Setup of oak:
==> flow/design.v <==
module alu #(
    parameter INT_W  = 4,
    parameter FRAC_W = 6,
    parameter INST_W = 4,
    parameter DATA_W = INT_W + FRAC_W
)(
    input                     i_clk,
    input                     i_rst_n,
    input                     i_valid,
    input signed [DATA_W-1:0] i_data_a,
    input signed [DATA_W-1:0] i_data_b,
    input        [INST_W-1:0] i_inst,
    output                    o_valid,
    output       [DATA_W-1:0] o_data
);  
reg [DATA_W-1:0] o_data_w, o_data_r;
reg              o_valid_w, o_valid_r;
assign o_valid = o_valid_r;
assign o_data = o_data_r;
reg [9:0] o_data_t;  
wire signed [10:0] sum_temp;
assign sum_temp = {i_data_a[9],i_data_a} + {i_data_b[9],i_data_b};
wire signed [10:0] sub_temp;
assign sub_temp = {i_data_a[9],i_data_a} - {i_data_b[9],i_data_b};
wire signed [19:0] mult_temp;
wire signed [20:0] mult_rnd;
wire signed [14:0] mult_r;
assign mult_temp = i_data_a * i_data_b;
assign mult_rnd = $signed({mult_temp[19],mult_temp}) + $signed(21'd32);  
assign mult_r = mult_rnd[20:6];
wire signed [20:0] i_data_f;
wire signed [20:0] o_data_f;
wire signed [14:0] mult_f;
assign i_data_f = {{5{o_data_r[9]}},o_data_r,6'b0};
assign o_data_f = i_data_f + $signed({mult_temp[19],mult_temp}) + $signed(21'd32);
assign mult_f = o_data_f[20:6];
wire signed [10:0] tanh_pos;
wire signed [10:0] tanh_neg;
assign tanh_pos = ({i_data_a[9],i_data_a} + $signed(11'd33)) >>> 1;
assign tanh_neg = ({i_data_a[9],i_data_a} - $signed(11'd31)) >>> 1;
always@(*)begin
    o_data_t = 10'd0;
    case(i_inst)
        4'd0:begin  
            if (sum_temp > $signed(11'd511)) o_data_t = 10'b0111_1111_11;
            else if (sum_temp < $signed(-11'sd512)) o_data_t = 10'b1000_0000_00;
            else o_data_t = sum_temp[9:0];
        end
        4'd1:begin  
            if (sub_temp > $signed(11'd511)) o_data_t = 10'b0111_1111_11;
            else if (sub_temp < $signed(-11'sd512)) o_data_t = 10'b1000_0000_00;
            else o_data_t = sub_temp[9:0];
        end
        4'd2:begin  
            if (mult_r > $signed(15'd511)) o_data_t = 10'b0111_1111_11;
            else if (mult_r < $signed(-15'sd512)) o_data_t = 10'b1000_0000_00;
            else o_data_t = mult_r[9:0];
        end
        4'd3:begin  
            if (mult_f > $signed(15'd511)) o_data_t = 10'b0111_1111_11;
            else if (mult_f < $signed(-15'sd512)) o_data_t = 10'b1000_0000_00;
            else o_data_t = mult_f[9:0];
        end
        4'd4:begin  
            if(!i_data_a[9])begin
                if(i_data_a >= 10'b0001_1000_00) o_data_t = 10'b0001_0000_00;
                else if(i_data_a >= 10'b0000_1000_00) o_data_t = tanh_pos[9:0];
                else o_data_t = i_data_a;
            end
            else begin
                if(i_data_a >= 10'b1111_100000) o_data_t = i_data_a;
                else if(i_data_a >= 10'b1110_1000_00) o_data_t = tanh_neg[9:0];
                else o_data_t = 10'b1111_0000_00;
            end
        end
        4'd5:begin  
            o_data_t = i_data_a | (~i_data_b);
        end
        4'd6:begin  
            casez(i_data_a)
            10'b1???_????_??: o_data_t = 10'd0;
            10'b01??_????_??: o_data_t = 10'd1;
            10'b001?_????_??: o_data_t = 10'd2;
            10'b0001_????_??: o_data_t = 10'd3;
            10'b0000_1???_??: o_data_t = 10'd4;
            10'b0000_01??_??: o_data_t = 10'd5;
            10'b0000_001?_??: o_data_t = 10'd6;
            10'b0000_0001_??: o_data_t = 10'd7;
            10'b0000_0000_1?: o_data_t = 10'd8;
            10'b0000_0000_01: o_data_t = 10'd9;
            10'd0: o_data_t = 10'd10;
            endcase
        end
        4'd7:begin  
            casez(i_data_a)
            10'd0: o_data_t = 10'd0;
            10'b????_????_?1: o_data_t = 10'd0;
            10'b????_????_10: o_data_t = 10'd1;
            10'b????_???1_00: o_data_t = 10'd2;
            10'b????_??10_00: o_data_t = 10'd3;
            10'b????_?100_00: o_data_t = 10'd4;
            10'b????_1000_00: o_data_t = 10'd5;
            10'b???1_0000_00: o_data_t = 10'd6;
            10'b??10_0000_00: o_data_t = 10'd7;
            10'b?100_0000_00: o_data_t = 10'd8;
            10'b1000_0000_00: o_data_t = 10'd9;
            endcase
        end
        4'd8:begin  
            o_data_t = i_data_a[9] + i_data_a[8] +i_data_a[7] +i_data_a[6] +i_data_a[5] +i_data_a[4] +i_data_a[3] +i_data_a[2] +i_data_a[1] +i_data_a[0];
        end
        4'd9:begin  
            if(i_data_b == 10'd0) o_data_t = i_data_a;
            else if(i_data_b == 10'd1) o_data_t = {i_data_a[8:0],i_data_a[9]};
            else if(i_data_b == 10'd2) o_data_t = {i_data_a[7:0],i_data_a[9:8]};
            else if(i_data_b == 10'd3) o_data_t = {i_data_a[6:0],i_data_a[9:7]};
            else if(i_data_b == 10'd4) o_data_t = {i_data_a[5:0],i_data_a[9:6]};
            else if(i_data_b == 10'd5) o_data_t = {i_data_a[4:0],i_data_a[9:5]};
            else if(i_data_b == 10'd6) o_data_t = {i_data_a[3:0],i_data_a[9:4]};
            else if(i_data_b == 10'd7) o_data_t = {i_data_a[2:0],i_data_a[9:3]};
            else if(i_data_b == 10'd8) o_data_t = {i_data_a[1:0],i_data_a[9:2]};
            else   o_data_t = {i_data_a[0],i_data_a[9:1]};
        end
    endcase
end
always@(*) begin
    o_data_w = o_data_t;
    o_valid_w = (i_valid == 1'b1)? 1'b1:1'b0;
end
always@(posedge i_clk or negedge i_rst_n) begin
    if (!i_rst_n) begin
        o_data_r <= 'b0;
        o_valid_r <= 'b0;
    end 
    else begin
        if (i_valid) o_data_r <= o_data_w;
        o_valid_r <= o_valid_w;
    end
end
endmodule
export LEC_CHECK = 0
export CAP_MARGIN = 20
export CELL_PAD_IN_SITES_DETAIL_PLACEMENT = 2
export CELL_PAD_IN_SITES_GLOBAL_PLACEMENT = 3
export CORE_ASPECT_RATIO = 1.22
export CORE_MARGIN = 9
export CORE_UTILIZATION = 67
export CTS_CLUSTER_DIAMETER = 340
export CTS_CLUSTER_SIZE = 49
export GPL_ROUTABILITY_DRIVEN = 0
export GPL_TIMING_DRIVEN = 1
export MAX_ROUTING_LAYER = met4
export MIN_ROUTING_LAYER = met2
export PLACE_DENSITY = 0.61
export SLEW_MARGIN = 10
export TNS_END_PERCENT = 15
create_clock -name core_clock -period 9.08 [get_ports {i_clk}]
run.sh (not shown) runs the stock make flow with config.mk's settings and CLKGATE_MAP_FILE=.
oak is listed as incomplete: the tool reported an error in 3_1_place_gp_skip_io and the run ended there.
Edits applied to the flow inputs when going from oak to pine:
Settings: CORE_MARGIN changed from 9 to 2; CELL_PAD_IN_SITES_DETAIL_PLACEMENT removed (was 2); SLEW_MARGIN changed from 10 to 20; TNS_END_PERCENT removed (was 15); CELL_PAD_IN_SITES_GLOBAL_PLACEMENT removed (was 3); GPL_TIMING_DRIVEN removed (was 1); CTS_CLUSTER_DIAMETER removed (was 340); CORE_UTILIZATION changed from 67 to 40; GPL_ROUTABILITY_DRIVEN removed (was 0); CORE_ASPECT_RATIO removed (was 1.22); MIN_ROUTING_LAYER removed (was met2); MAX_ROUTING_LAYER removed (was met4); PLACE_DENSITY removed (was 0.61); CTS_CLUSTER_SIZE removed (was 49); the clock period (ns, I/O delays scaled along) changed from 9.08 to 11.0.
- Number of core rows (higher): pine
- Diff oak -> pine: count of unique library cells instantiated by Yosys comparable, vertical die size up 5.4%.
- pine reached the final stage; the timing, DRC and antenna checks on its layout passed.
- Compared with oak, in pine horizontal die size increased by about 25% relative to the old numbers, area of the core increased by 68% relative to the old numbers, synthesized cell count closely matched the old numbers.
- The die used by pine is larger than the one used by oak.
Setup changes, pine to birch
Settings: swapping 40 for 66 in CORE_UTILIZATION; swapping 11.0 for 9.77 in the clock period (ns, I/O delays scaled along).
==> results <==
birch finished all stages; the layout is clean.
Of birch and pine, it is birch that has the higher global-route usage.
pine -> birch: width of the die decreased by more than 10%
Looking at instance count on the critical path, birch sits 1 higher than pine does.
Summary of birch over pine: detailed route wirelength on metal3 has increased; worst setup slack went down.

* * *

build 7:
RTL: the design.v shown in full above, as it stands there.
Settings: LEC_CHECK=0, ABC_AREA=1, CAP_MARGIN=20, CORE_MARGIN=4, CORE_UTILIZATION=28, CTS_CLUSTER_DIAMETER=296, CTS_CLUSTER_SIZE=100, GPL_ROUTABILITY_DRIVEN=0, GPL_TIMING_DRIVEN=1, MAX_ROUTING_LAYER=met5, PLACE_DENSITY=0.6, SETUP_SLACK_MARGIN=5.0, SLEW_MARGIN=20, TNS_END_PERCENT=10; clock period 17.9 ns.
The inputs of build 66 differ from those of build 7 as listed below.
==> flow/config.mk <==
export PLATFORM = sky130hd
export DESIGN_NAME = alu
export DESIGN_NICKNAME = alu
export VERILOG_FILES = /design/flow/design.v
export SDC_FILE = /design/flow/constraint.sdc
export NUM_CORES = 4
export LEC_CHECK = 0
export ABC_AREA = 1
export CAP_MARGIN = 20
export CELL_PAD_IN_SITES_GLOBAL_PLACEMENT = 1
export CORE_MARGIN = 2
export CORE_UTILIZATION = 40
export SLEW_MARGIN = 20
==> flow/constraint.sdc <==
create_clock -name core_clock -period 17.5 [get_ports {i_clk}]
set_input_delay 3.5000 -clock core_clock [delete_from_list [all_inputs] [get_ports {i_clk}]]
set_output_delay 3.5000 -clock core_clock [all_outputs]
set_load 0.01 [all_outputs]
Notes after the runs:
- Looking only at slack of the critical path, and setting everything else aside, the lower value of build 66 and build 7 goes to build 66.
- A library cell contributing the largest single delay on the critical path of sky130_fd_sc_hd__clkdlybuf4s50_1 is what build 7 shows, while sky130_fd_sc_hd__fa_1 belongs to build 66.
- The launching instance or port of the critical path comes out i_data_a[0] in one run and i_data_b[9] in the other, namely in build 66 and build 7 respectively.
- Summary of build 66 over build 7: pre-placement core utilization went up 12 points; portion of the clock cycle consumed by the worst path in the final layout went up 1.6 points; area added between synthesis and finish went down 1.6 points; routed via count went down 187.
- Measured against each other, build 66 and build 7 differ in count of clock-buffer cells in the layout, the higher figure coming from build 7.
- Side by side, routed wire length turned out higher in build 66 than in build 7.
Setup changes, build 66 to build 80
diff --git a/flow/config.mk b/flow/config.mk
--- a/flow/config.mk
+++ b/flow/config.mk
@@ -6,8 +6,6 @@
 export NUM_CORES = 4
 export LEC_CHECK = 0
-export ABC_AREA = 1
 export CAP_MARGIN = 20
-export CELL_PAD_IN_SITES_GLOBAL_PLACEMENT = 1
 export CORE_MARGIN = 2
-export CORE_UTILIZATION = 40
+export CORE_UTILIZATION = 27
 export SLEW_MARGIN = 20
==> flow/constraint.sdc <==
create_clock -name core_clock -period 10.5 [get_ports {i_clk}]
set_input_delay 2.1000 -clock core_clock [delete_from_list [all_inputs] [get_ports {i_clk}]]
set_output_delay 2.1000 -clock core_clock [all_outputs]
set_load 0.01 [all_outputs]
Going from build 66 to build 80, the starting utilization of the core area was found to have gone down by 14 points.
Build 80 against build 66: count of clock-buffer cells in the layout went up, setup skew after layout went down.
